== zinc ==
## convolution_stage2
module convolution_stage2 (
          in1,
          in2,
          in3,
          in4,
          in5,
          in6,
          in7,
          in8,
          clk,
          rst,
          start,
          conv_out
  );
Size in the first run: ~8 flip-flops, roughly 810 I/O pins.
make LEC_CHECK=0 CAP_MARGIN=20 CORE_MARGIN=2 CORE_UTILIZATION=71 CTS_CLUSTER_SIZE=46 MAX_ROUTING_LAYER=met4 SETUP_SLACK_MARGIN=-0.12 SLEW_MARGIN=20 finish   # period 11.9 ns
run.sh (not shown) runs the stock make flow with config.mk's settings and CLKGATE_MAP_FILE=.
zinc is listed as incomplete: the tool reported an error in 5_1_grt and the run ended there.
The following lists how ember was set up differently from zinc:
- MAX_ROUTING_LAYER removed (was met4)
- CTS_CLUSTER_SIZE removed (was 46)
- CORE_UTILIZATION changed from 71 to 68
==> comparison <==
The flow ended early for ember: it failed with a tool error in 5_1_grt. Reported for zinc and ember, sequential-to-total area share from yosys stat turned out identical to the last digit. | number of gates given a new drive strength after cts | ember vs zinc | 332 higher |. From zinc to ember, yosys synthesis chip area did not move at all. Half-perimeter wire length after placement came out lower on ember than on zinc. Comparing ember with zinc, the TritonCTS buffer count came out essentially unchanged. Compared with zinc, in ember total setup buffers inserted after CTS picked up an extra 42, global placer's final weighted congestion did not really move.
Relative to ember, the following input files were edited for fjord:
- changing CORE_UTILIZATION from 68 to 45
- removing SETUP_SLACK_MARGIN (formerly -0.12)
- setting GPL_TIMING_DRIVEN to 0 for the first time
- changing the clock period (ns, I/O delays scaled along) from 11.9 to 14.0
### Flow results
The flow for fjord finished, though final verification flagged antenna violations, negative setup slack.
As far as clock tree buffer depth goes, fjord and ember are indistinguishable; the numbers are identical.
fjord vs ember: placement-stage cell area down in fjord
Cell resize tally after clock tree synthesis in fjord is 6 above ember.
The inputs of raven differ from those of fjord as listed below.
- an added TNS_END_PERCENT of 85
- a change of CORE_UTILIZATION from 45 to 64
- an added CELL_PAD_IN_SITES_GLOBAL_PLACEMENT of 1
- an added MAX_ROUTING_LAYER of met5
- an added SETUP_SLACK_MARGIN of 3.22
- an added CTS_CLUSTER_SIZE of 68
- an added GPL_ROUTABILITY_DRIVEN of 1
- an added HOLD_SLACK_MARGIN of 0.11
- an added CORE_ASPECT_RATIO of 1.35
- an added CELL_PAD_IN_SITES_DETAIL_PLACEMENT of 1
==> results <==
- FAIL for each of raven and fjord
- The final report for fjord shows a completed flow and a layout that fails verification, specifically antenna violations, negative setup slack.
- fjord -> raven: yosys-reported design area after synthesis delta 0, exact match
- Vertical die size ends up higher on fjord.
- Diff fjord -> raven: count of flip-flops with a built-in enable after synthesis now sits at about the same level; die area now sits lower; netlist area before placement now sits at about the same level.
- raven vs fjord: row count down
- From fjord to raven, post-synth net total did not move at all.
Input changes introduced in amber (baseline for comparison: raven):
- GPL_ROUTABILITY_DRIVEN no longer set, was 1
- CORE_ASPECT_RATIO now 0.5, was 1.35
- ABC_AREA now 1, previously not set
- GPL_TIMING_DRIVEN no longer set, was 0
- SETUP_SLACK_MARGIN no longer set, was 3.22
- MAX_ROUTING_LAYER no longer set, was met5
- CELL_PAD_IN_SITES_GLOBAL_PLACEMENT no longer set, was 1
- CELL_PAD_IN_SITES_DETAIL_PLACEMENT no longer set, was 1
- CORE_UTILIZATION now 67, was 64
- CTS_CLUSTER_SIZE now 100, was 68
- HOLD_SLACK_MARGIN no longer set, was 0.11
- CTS_CLUSTER_DIAMETER now 248, previously not set
- TNS_END_PERCENT now 5, was 85
==> results <==
The die of amber is larger than the one used in raven.
Taking amber over raven, the yosys stat chip area ratio works out to 1.06.
raven → amber: height of the die decreased by 38% relative to the old numbers, effective utilization at floorplan +3.3 points.
Looking at amber and raven, the complex-gate fraction of the synthesized area is a wash.
Post-synthesis share of cell area spent on full adders, half adders and majority gates down 3.2 points in amber wrt raven
As of amber, number of distinct library cells after synthesis had risen by more than 10% compared to raven.
Count of standard-cell rows (raven / amber): 1.6
Across raven and amber, a clean result was obtained everywhere but in raven.
In the summary table, raven is marked failed, with error GPL-0301 raised in 3_3_place_gp.
Taking raven over amber, the cell count after synthesis ratio works out to 0.76.
Post-synthesis simple-gate area fraction came out higher on amber than on raven.
Here is what was changed in the inputs of juniper compared with amber.
- CTS_CLUSTER_SIZE changed from 100 to 68
- CTS_CLUSTER_DIAMETER removed (was 248)
- GPL_TIMING_DRIVEN newly set to 0
- CORE_UTILIZATION changed from 67 to 64
- ABC_AREA removed (was 1)
- CELL_PAD_IN_SITES_GLOBAL_PLACEMENT newly set to 0
- CORE_ASPECT_RATIO changed from 0.5 to 1.35
- TNS_END_PERCENT changed from 5 to 85
- SETUP_SLACK_MARGIN newly set to -1.16
- MAX_ROUTING_LAYER newly set to met5
- HOLD_SLACK_MARGIN newly set to 0.11
- GPL_ROUTABILITY_DRIVEN newly set to 0
- CELL_PAD_IN_SITES_DETAIL_PLACEMENT newly set to 1
## What came out
- juniper got as far as 3_5_place_dp, where a tool error ended the run.
- Taking amber as the reference, in juniper number of top-level design ports has remained practically unchanged; vertical die size shows an increase of about 60%; cell area after technology mapping went down; fraction of the mapped netlist area in simple logic gates went down.
- Diff amber -> juniper: mean instance size in the synthesized netlist picked up an extra 1.7 µm², die area lost 1.3%, number of nets at floorplan lost 2281, standard-cell row count picked up an extra 64%.
- Compare juniper and amber | chip area in the Yosys report higher: amber
